## mips16_core
module mips16_core(
	input clk,
	input rst,  
	output [9:0] imem_addr,
	input [15:0] imem_rdata,
	output [9:0] dmem_addr,
	output dmem_we,
	output [15:0] dmem_wdata,
	input [15:0] dmem_rdata,
	input [15:0] in_data,
	output rf_we,
	output [4:0] rf_waddr,
	output [15:0] rf_wdata
	);
clock: 72.2 ns
lec_check: 0
abc_area: 1
cap_margin: 20
cell_pad_in_sites_global_placement: 1
core_aspect_ratio: 0.61
core_margin: 2
core_utilization: 40
cts_cluster_size: 20
gpl_routability_driven: 1
gpl_timing_driven: 0
min_routing_layer: met1
setup_slack_margin: 4.82
slew_margin: 20
tns_end_percent: 75
run.sh (not shown) runs the stock make flow with config.mk's settings and CLKGATE_MAP_FILE=.
Rerun with:
ABC_AREA = unset   (was 1)
CELL_PAD_IN_SITES_GLOBAL_PLACEMENT = unset   (was 1)
CORE_ASPECT_RATIO = unset   (was 0.61)
CORE_UTILIZATION = 66   (was 40)
CTS_CLUSTER_SIZE = unset   (was 20)
GPL_ROUTABILITY_DRIVEN = unset   (was 1)
GPL_TIMING_DRIVEN = unset   (was 0)
MAX_ROUTING_LAYER = met4   (was unset)
MIN_ROUTING_LAYER = unset   (was met1)
SETUP_SLACK_MARGIN = unset   (was 4.82)
TNS_END_PERCENT = unset   (was 75)
clock period = 40.9 ns   (was 72.2 ns; I/O delays follow)
Now the flow died in 5_1_grt on GRT-0232; die area came out lower by 38%; synthesized cell count decreases by 14%; synthesized area came out higher by 1.7%.
Rerun with:
ABC_AREA = 1   (was unset)
CORE_UTILIZATION = 72   (was 66)
CTS_CLUSTER_DIAMETER = 400   (was unset)
CTS_CLUSTER_SIZE = 99   (was unset)
MAX_ROUTING_LAYER = unset   (was met4)
PLACE_DENSITY = 0.36   (was unset)
clock period = 23.2 ns   (was 40.9 ns; I/O delays follow)
The changed run failed in 5_1_grt.
Die size shrinks by 9.7%.
Synthesized cell count rises by 16%.
Area after synthesis is lower by 1.6%.
Rerun with:
CORE_UTILIZATION = 58   (was 72)
CTS_CLUSTER_DIAMETER = unset   (was 400)
CTS_CLUSTER_SIZE = unset   (was 99)
PLACE_DENSITY = unset   (was 0.36)
SETUP_SLACK_MARGIN = 4.89   (was unset)
TNS_END_PERCENT = 5   (was unset)
clock period = 24.1 ns   (was 23.2 ns; I/O delays follow)
After rerunning:
- The new run failed in 5_1_grt on GRT-0116
- area after synthesis is unchanged
- die area rose by 24%
- synthesized cell count stays the same

* * *

v13:
Starting RTL as in the previous note.
clock: 60.1 ns
lec_check: 0
abc_area: 1
cap_margin: 20
core_margin: 9
core_utilization: 40
gpl_routability_driven: 0
slew_margin: 20
tns_end_percent: 10
Looking at the reports, v13 completed the entire flow and the layout it produced met the timing, DRC and antenna checks.
#### Input delta (v14 over v13)
# v13
export LEC_CHECK = 0
export ABC_AREA = 1
export CAP_MARGIN = 20
export CORE_MARGIN = 9
export CORE_UTILIZATION = 40
export GPL_ROUTABILITY_DRIVEN = 0
export SLEW_MARGIN = 20
export TNS_END_PERCENT = 10
create_clock -name core_clock -period 60.1 [get_ports {clk}]
# v14
export LEC_CHECK = 0
export ABC_AREA = 1
export CAP_MARGIN = 20
export CORE_MARGIN = 2
export CORE_UTILIZATION = 72
export PLACE_DENSITY = 0.4
export SLEW_MARGIN = 20
create_clock -name core_clock -period 20.2 [get_ports {clk}]
- v14 is listed as incomplete: the tool reported an error in 5_1_grt and the run ended there.
- | count of buffers added by post-CTS timing repair for setup | higher: v14 |
- v14 against v13: total clock buffers created by CTS lost 11, vertical die dimension lost about 28%.
Setup changes, v14 to v45
# v14
export LEC_CHECK = 0
export ABC_AREA = 1
export CAP_MARGIN = 20
export CORE_MARGIN = 2
export CORE_UTILIZATION = 72
export PLACE_DENSITY = 0.4
export SLEW_MARGIN = 20
create_clock -name core_clock -period 20.2 [get_ports {clk}]
# v45
export LEC_CHECK = 0
export ABC_AREA = 1
export CAP_MARGIN = 20
export CORE_MARGIN = 2
export CORE_UTILIZATION = 72
export CTS_CLUSTER_SIZE = 15
export PLACE_DENSITY_LB_ADDON = 0.05
export SETUP_SLACK_MARGIN = 3.6
export SLEW_MARGIN = 20
create_clock -name core_clock -period 13.3 [get_ports {clk}]
Notes after the runs:
v45 never completed, since it errored out during 5_1_grt. v14 never completed, since it errored out during 5_1_grt. v45 vs. v14: total of cells resized after clock tree synthesis went down by 9. Die size: v14 vs v45, no meaningful difference. The detailed placement HPWL reported for v45 is smaller than that of v14 by 540 um. Taking v14 as the reference, in v45 standard cell area after detailed placement moved up, number of buffers inserted to repair setup after CTS grew by 6.1%, final weighted congestion in routability-driven placement grew by 1.4%, number of cells in the design after placement held.
Setup changes, v45 to v29
# v45
export LEC_CHECK = 0
export ABC_AREA = 1
export CAP_MARGIN = 20
export CORE_MARGIN = 2
export CORE_UTILIZATION = 72
export CTS_CLUSTER_SIZE = 15
export PLACE_DENSITY_LB_ADDON = 0.05
export SETUP_SLACK_MARGIN = 3.6
export SLEW_MARGIN = 20
create_clock -name core_clock -period 13.3 [get_ports {clk}]
# v29
export LEC_CHECK = 0
export CAP_MARGIN = 20
export CORE_MARGIN = 2
export CORE_UTILIZATION = 65
export MAX_ROUTING_LAYER = met4
export SLEW_MARGIN = 20
create_clock -name core_clock -period 36.8 [get_ports {clk}]
## What came out
- Post-cts repair resize count (higher): v29
- Between v45 and v29, post-place setup slack increased.
- Tool error GRT-0232 stopped v29 during 5_1_grt; no final results.
- Yosys cell count of v29 falls short of that of v45 by more than 10%.
- Summary: with v45 as the reference, area reported by Yosys stat in v29 moved up slightly.
- On x dimension of the die: v29 sits above v45.
- Area fraction in mux cells: v29 vs v45 up 5.6 points
> inputs changed (v29 -> v43)
# v29
export LEC_CHECK = 0
export CAP_MARGIN = 20
export CORE_MARGIN = 2
export CORE_UTILIZATION = 65
export MAX_ROUTING_LAYER = met4
export SLEW_MARGIN = 20
create_clock -name core_clock -period 36.8 [get_ports {clk}]
# v43
export LEC_CHECK = 0
export CAP_MARGIN = 20
export CORE_MARGIN = 2
export CORE_UTILIZATION = 40
export SLEW_MARGIN = 20
create_clock -name core_clock -period 28.0 [get_ports {clk}]
Results
Cmp v29 and v43 / x dimension of the die / lower: v29
Complete run, failing final checks: v43, reason setup timing.
Summary: with v29 as the reference, count of placed standard cells including taps in v43 moved up by more than 10%.
Diff v29 -> v43 | height of the die | up by more than a quarter
Changes observed in v43 relative to v29: post-placement cell area up 3200 um^2; post-synthesis simple-gate area fraction flat; proportion of synthesized chip area in sequential cells flat; area of the chip up about 60%; initial standard-cell utilization of the core down 26 points.
The synthesis area per yosys was comparable across v29 and v43.
Edits applied to the flow inputs when going from v43 to v37:
# v43
export LEC_CHECK = 0
export CAP_MARGIN = 20
export CORE_MARGIN = 2
export CORE_UTILIZATION = 40
export SLEW_MARGIN = 20
create_clock -name core_clock -period 28.0 [get_ports {clk}]
# v37
export LEC_CHECK = 0
export CAP_MARGIN = 20
export CELL_PAD_IN_SITES_GLOBAL_PLACEMENT = 1
export CORE_MARGIN = 2
export CORE_UTILIZATION = 40
export MAX_ROUTING_LAYER = met4
export SLEW_MARGIN = 10
export TNS_END_PERCENT = 10
create_clock -name core_clock -period 37.6 [get_ports {clk}]
[summary]
v37 has total wire length below what v43 had.
The iteration-0 DRC count of the detailed router in v43 is 1.2 times that in v37.
Nothing crashed in v37 and all stages finished; the problem is that the final layout failed, the offending checks being setup timing.
From v43 to v37 the numbers moved as follows: via count shows a reduction of about 4%; setup slack higher; sequential share of layout area now sits higher.
From v37 to v43, tally of buffers added on design ports did not move at all.
Density: v37 sparser than v43
In the metrics for v37 and v43, the one carrying the higher data required time of the worst path is v37.

* * *

Setup of v18:
mips16_core again, from the RTL that the note above started with.
Settings: LEC_CHECK=0, ABC_AREA=1, CAP_MARGIN=20, CORE_MARGIN=2, CORE_UTILIZATION=58, HOLD_SLACK_MARGIN=0.27, SETUP_SLACK_MARGIN=5.0, SLEW_MARGIN=20, TNS_END_PERCENT=5; clock period 24.1 ns.
Stage in which a tool error killed v18: 5_1_grt.
> inputs changed (v18 -> v57)
Settings: removing SETUP_SLACK_MARGIN (formerly 5.0); removing ABC_AREA (formerly 1); removing TNS_END_PERCENT (formerly 5); changing HOLD_SLACK_MARGIN from 0.27 to 0.3; changing CORE_UTILIZATION from 58 to 50; changing the clock period (ns, I/O delays scaled along) from 24.1 to 36.1.
Notes after the runs:
- In v57 the implementation completed, yet the final layout does not meet the checks, the culprit being negative setup slack.
- v18 | ERROR | 5_1_grt
- Going from v18 to v57, floorplan core area grows by 18%.
- The post-CTS setup buffer count in v57 sits 210 below the value recorded for v18.
- [compare] base=v18 new=v57: overall die area saw an increase; sequential area share after synthesis saw a decrease; area share of fa/ha/maj cells after synthesis saw a decrease.
- NOTE: synthesized cell count in v57 falls short of that of v18
Input-level comparison between v20 and v57:
Settings: HOLD_SLACK_MARGIN removed (was 0.3); CORE_UTILIZATION changed from 50 to 47; the clock period (ns, I/O delays scaled along) changed from 36.1 to 32.2.
==> comparison <==
In terms of synthesized cell count, v20 and v57 differ only marginally. In v20 the implementation completed, yet the final layout does not meet the checks, the culprit being negative setup slack.
Edits applied to the flow inputs when going from v20 to v16:
Settings: putting CTS_CLUSTER_DIAMETER at 400 where nothing was set; putting CTS_CLUSTER_SIZE at 10 where nothing was set; putting ABC_AREA at 1 where nothing was set; swapping 47 for 72 in CORE_UTILIZATION; putting PLACE_DENSITY at 0.36 where nothing was set; swapping 32.2 for 23.2 in the clock period (ns, I/O delays scaled along).
==> comparison <==
Tool error GRT-0116 stopped v16 during 5_1_grt; no final results.
Higher count of mapped cells out of synthesis among v16 and v20: v16
Summary — cell count in the Yosys report, v16 relative to v20: higher, by 16%.
Taking v20 as the reference, in v16 area of the mapped netlist saw a decrease; area after detailed placement decreased 7.1%.

* * *

== red ==
Starting RTL as in the previous note.
Settings: LEC_CHECK=0, ABC_AREA=1, CAP_MARGIN=20, CELL_PAD_IN_SITES_GLOBAL_PLACEMENT=0, CORE_ASPECT_RATIO=0.54, CORE_MARGIN=2, CORE_UTILIZATION=40, CTS_CLUSTER_SIZE=20, GPL_ROUTABILITY_DRIVEN=1, GPL_TIMING_DRIVEN=0, MIN_ROUTING_LAYER=met2, SETUP_SLACK_MARGIN=4.82, SLEW_MARGIN=20, TNS_END_PERCENT=75; clock period 72.2 ns.
red did not finish; a tool error ended it in global routing.
### red -> blue
- setting CTS_CLUSTER_DIAMETER to 400 for the first time
- changing CORE_UTILIZATION from 40 to 72
- removing CTS_CLUSTER_SIZE (formerly 20)
- removing TNS_END_PERCENT (formerly 75)
- removing SETUP_SLACK_MARGIN (formerly 4.82)
- removing CORE_ASPECT_RATIO (formerly 0.54)
- removing GPL_ROUTABILITY_DRIVEN (formerly 1)
- setting PLACE_DENSITY to 0.77 for the first time
- removing GPL_TIMING_DRIVEN (formerly 0)
- removing CELL_PAD_IN_SITES_GLOBAL_PLACEMENT (formerly 0)
- removing MIN_ROUTING_LAYER (formerly met2)
- changing the clock period (ns, I/O delays scaled along) from 72.2 to 23.2
### Flow results
- red and blue: no clean run
- In the summary table, blue is marked failed, with error GRT-0232 raised in global routing.
- red did not make it past global routing, where a tool error ended it.
- [blue] HPWL after detailed placement fell about 38% relative to red
- Summary: with red as the reference, vertical die dimension in blue moved up slightly.
- Any difference in top-level port count between red and blue is small enough to ignore.
- Area enclosed by the die boundary for blue is lower than for red.

* * *

mips16_core again, from the RTL that the note above started with.
clock: 76.8 ns
lec_check: 0
abc_area: 0
cap_margin: 20
cell_pad_in_sites_global_placement: 3
core_aspect_ratio: 0.82
core_margin: 10
core_utilization: 40
cts_cluster_size: 57
gpl_routability_driven: 1
max_routing_layer: met4
slew_margin: 20
tns_end_percent: 10
The baseline ran to the end with no violations.
Then changed:
==> flow/config.mk (replaced) <==
export PLATFORM = sky130hd
export DESIGN_NAME = mips16_core
export DESIGN_NICKNAME = mips16_core
export VERILOG_FILES = /design/flow/design.v
export SDC_FILE = /design/flow/constraint.sdc
export NUM_CORES = 4
export LEC_CHECK = 0
export ABC_AREA = 1
export CAP_MARGIN = 20
export CORE_MARGIN = 2
export CORE_UTILIZATION = 64
export CTS_CLUSTER_SIZE = 95
export PLACE_DENSITY = 0.35
export SLEW_MARGIN = 20
==> flow/constraint.sdc (replaced) <==
create_clock -name core_clock -period 38.0 [get_ports {clk}]
set_input_delay 7.6000 -clock core_clock [delete_from_list [all_inputs] [get_ports {clk}]]
set_output_delay 7.6000 -clock core_clock [all_outputs]
set_load 0.01 [all_outputs]
Effect:
- This time the run never finished: it broke off in global routing
- die area fell by 43%
- area after synthesis fell by 1.6%
- synthesized cell count rose by 16%

* * *

Setup of pepper:
mips16_core again, from the RTL that the note above started with.
Settings: LEC_CHECK=0, ABC_AREA=1, CAP_MARGIN=20, CORE_MARGIN=2, CORE_UTILIZATION=72, CTS_CLUSTER_SIZE=15, HOLD_SLACK_MARGIN=0.3, PLACE_DENSITY_LB_ADDON=0.05, SETUP_SLACK_MARGIN=3.6, SLEW_MARGIN=20; clock period 13.0 ns.
pepper did not finish; a tool error ended it in global routing (5_1_grt).
Here is what was changed in the inputs of indigo compared with pepper.
Settings: SETUP_SLACK_MARGIN now 0.62, was 3.6; HOLD_SLACK_MARGIN no longer set, was 0.3.
==> results <==
Comparing pepper against indigo, there is no change at all in standard-cell row count.
Synthesized area per cell came out exactly the same in pepper and indigo.
What ended indigo was a tool error in global routing (5_1_grt); the run never finished.
From pepper to indigo the numbers moved as follows: fraction of the yosys area taken by sequential cells barely changed; sink count of the clock tree barely changed.
Between pepper and indigo, the count of hold-fix buffers inserted at cts does not differ in any meaningful way.
As far as post-CTS setup buffer count goes, indigo and pepper are indistinguishable; the numbers are identical.
Post-placement cell area came out exactly the same in pepper and indigo.
The inputs of yarrow differ from those of indigo as listed below.
Settings: clearing SETUP_SLACK_MARGIN, which used to be 0.62; clearing PLACE_DENSITY_LB_ADDON, which used to be 0.05; clearing CTS_CLUSTER_SIZE, which used to be 15; swapping 72 for 58 in CORE_UTILIZATION; swapping 13.0 for 36.5 in the clock period (ns, I/O delays scaled along).
--- outcome ---
- Although yarrow finished all stages, its layout failed final checks on setup timing.
- Post-synthesis sequential element count came out exactly the same in indigo and yarrow.
- The core utilization at floorplan of yarrow is lower than that of indigo.
- As far as area of the synthesized netlist per yosys stat goes, yarrow and indigo are indistinguishable; the numbers are identical.
For raven, these inputs were changed with respect to yarrow:
Settings: GPL_ROUTABILITY_DRIVEN newly set to 0; CORE_UTILIZATION changed from 58 to 40; TNS_END_PERCENT newly set to 10; the clock period (ns, I/O delays scaled along) changed from 36.5 to 60.1.
Results
- raven reached the final stage; the timing, DRC and antenna checks on its layout passed.
- | clock latency on the worst-skew pair | lower: raven |
- Core utilization ended up 35 points lower on raven than on yarrow.
- Where total number of vias is concerned, yarrow is outperformed by raven.
- The HPWL after detailed placement of raven is lower than that of yarrow.
- As far as area fraction in and, or, nand and nor cells after synthesis goes, yarrow and raven are indistinguishable; the numbers are identical.
- Delta (raven minus yarrow): number of standard cells in the layout, taps in and fillers out saw a decrease, layout overhead on the synthesized area saw a decrease, setup slack saw an increase.
- Endpoint of the most critical setup path: programcounter.Caddr[1] -> yarrow, programcounter.Caddr[0] -> raven
Here is what was changed in the inputs of violet compared with raven.
Settings: CORE_UTILIZATION now 68, was 40; GPL_ROUTABILITY_DRIVEN no longer set, was 0; CTS_CLUSTER_DIAMETER now 352, previously not set; CTS_CLUSTER_SIZE now 100, previously not set; PLACE_DENSITY now 0.4, previously not set; the clock period (ns, I/O delays scaled along) now 24.1, was 60.1.
==> comparison <==
Compared with raven, violet shows a higher effective utilization at floorplan.
As far as post-synthesis instance area goes, violet and raven are indistinguishable; the numbers are identical.
Of raven and violet, only violet fails to reach the end of the flow.
Compared with raven, violet shows a half-perimeter wire length after placement that is 13% higher.
